==> run a <==
## mult32x32
module mult32x32 (
    input logic clk,             
    input logic reset,           
    input logic start,           
    input logic [31:0] a,        
    input logic [31:0] b,        
    output logic busy,           
    output logic [63:0] product  
);
export LEC_CHECK = 0
export ABC_AREA = 1
export CAP_MARGIN = 20
export CORE_MARGIN = 2
export CORE_UTILIZATION = 72
export CTS_CLUSTER_DIAMETER = 400
export CTS_CLUSTER_SIZE = 92
export PLACE_DENSITY = 0.38
export SETUP_SLACK_MARGIN = 1.4
export SLEW_MARGIN = 20
create_clock -name core_clock -period 4.7 [get_ports {clk}]
run.sh (not shown) runs the stock make flow with config.mk's settings and CLKGATE_MAP_FILE=.
==> inputs of run b, as changes to run a <==
- ABC_AREA: 1 -> default
- CORE_ASPECT_RATIO: default -> 1.41
- CORE_UTILIZATION: 72 -> 66
- CTS_CLUSTER_DIAMETER: 400 -> default
- CTS_CLUSTER_SIZE: 92 -> default
- PLACE_DENSITY: 0.38 -> default
- SETUP_SLACK_MARGIN: 1.4 -> -1.2
==> flow/constraint.sdc (replaced) <==
create_clock -name core_clock -period 12.0 [get_ports {clk}]
set_input_delay 2.4000 -clock core_clock [delete_from_list [all_inputs] [get_ports {clk}]]
set_output_delay 2.4000 -clock core_clock [all_outputs]
set_load 0.01 [all_outputs]
==> inputs of run c, as changes to run a <==
- CORE_UTILIZATION: 72 -> 69
- CTS_CLUSTER_DIAMETER: 400 -> 393
- CTS_CLUSTER_SIZE: 92 -> default
- PLACE_DENSITY: 0.38 -> 0.41
- SETUP_SLACK_MARGIN: 1.4 -> default
==> flow/constraint.sdc (replaced) <==
create_clock -name core_clock -period 4.48 [get_ports {clk}]
set_input_delay 0.8960 -clock core_clock [delete_from_list [all_inputs] [get_ports {clk}]]
set_output_delay 0.8960 -clock core_clock [all_outputs]
set_load 0.01 [all_outputs]
==> notes <==
Run b passed the timing, DRC and antenna checks. Run a died in 3_5_place_dp with DPL-0038. Run c did not get past 4_1_cts on DPL-0038.
The lowest die area belongs to run b, the highest to run c.
Against run c, the area after synthesis of run b is lower by 10%.
In synthesized cell count, run a and run c do not differ.
==> figures <==
Result of the run: run c stopped before the end; run a stopped before the end; run b timing/DRC/antenna clean
Failing step: run c 4_1_cts; run a 3_5_place_dp; run b -
Die width: run c 141 um; run a 138 um; run b 115 um
Number of instances in the placed design: run c 2700; run a -; run b 1814
Compound Share, Synth: run c 14.5%; run a 14.5%; run b 23.0%
Area share of the largest cell type after synthesis: run c 16.5%; run a 16.5%; run b 15.6%
# rows: run c 49; run a 48; run b 57
Summed standard-cell area reported by yosys: run c 12900 um2; run a 12900 um2; run b 11600 um2
Adder-cell share of the synthesized area: run c 23.6%; run a 23.6%; run b 26.3%
Worst setup slack after placement: run c -3.67 ns; run a -; run b 0.965 ns
Gate count after technology mapping: run c 2019; run a 2019; run b 1490
Net count entering floorplan: run c 2278; run a 2278; run b 1749
Core Util at FP: run c 71.0%; run a 74.0%; run b 67.3%
Die y size: run c 141 um; run a 138 um; run b 161 um
Placed standard-cell area: run c 17700 um2; run a -; run b 13100 um2
Seq/Total Area, Yosys: run c 14.2%; run a 14.2%; run b 15.8%
Average size of a mapped cell: run c 6.39 um2; run a 6.39 um2; run b 7.76 um2
Final weighted congestion in routability-driven placement: run c 1.28; run a 1.21; run b 1.01
Die area: run c 19800 um2; run a 19000 um2; run b 18600 um2
Cell type contributing the most total cell area after synthesis: run c sky130_fd_sc_hd__nand2_1; run a sky130_fd_sc_hd__nand2_1; run b sky130_fd_sc_hd__dfrtp_1
Count of unique library cells instantiated by Yosys: run c 55; run a 55; run b 76
Area share of xor/xnor cells in the synthesized design: run c 2.51%; run a 2.51%; run b 5.38%
Syn Std Cell Area: run c 12900 um2; run a 12900 um2; run b 11600 um2


==> v13: inputs <==
Starting RTL as in the previous note.
clock: 6.16 ns
lec_check: 0
cap_margin: 20
core_margin: 2
core_utilization: 54
cts_cluster_diameter: 28
slew_margin: 10
tns_end_percent: 5
==> v31 (differences from v13) <==
--- a/flow/config.mk
+++ b/flow/config.mk
@@ -9,5 +9,3 @@
 export CORE_MARGIN = 2
-export CORE_UTILIZATION = 54
-export CTS_CLUSTER_DIAMETER = 28
-export SLEW_MARGIN = 10
-export TNS_END_PERCENT = 5
+export CORE_UTILIZATION = 40
+export SLEW_MARGIN = 20
==> flow/constraint.sdc (replaced) <==
create_clock -name core_clock -period 16.5 [get_ports {clk}]
set_input_delay 3.3000 -clock core_clock [delete_from_list [all_inputs] [get_ports {clk}]]
set_output_delay 3.3000 -clock core_clock [all_outputs]
set_load 0.01 [all_outputs]
==> flow_summary_export.csv <==
group,metric,value,unit
outcome,status,"finished clean",
floorplanning,core_area,28550,um^2
final_timing,worst_slack,4473,ps
routing,drtPass1Iterations,5,
grt,use_met1,33.12,%
final_timing,max-slew-margin-rel,28.72,%
cts,cts_resized,0,
final_layout,fin_cells,1970,
the above is filed under v31

==> flow_summary_export.csv <==
group,metric,value,unit
final_timing,period_minus_slack,9122,ps
cts,root_buffer,"clkbuf_16",
final_layout,fin_cells,2332,
final_layout,flops,73,
final_timing,finalSetupViolations,58,
floorplanning,core_area,21020,um^2
grt,use_met1,50.51,%
routing,drtPass1Iterations,8,
critical_path,worstPathMaxFanout,7,
cts,cts_made_buffers,9,
cts,cts_resized,210,
final_timing,worst_slack,-2962,ps
outcome,status,"finished with violations",
outcome,so_faults,"negative setup slack",
final_timing,max-slew-margin-rel,37.70,%
the above is filed under v13

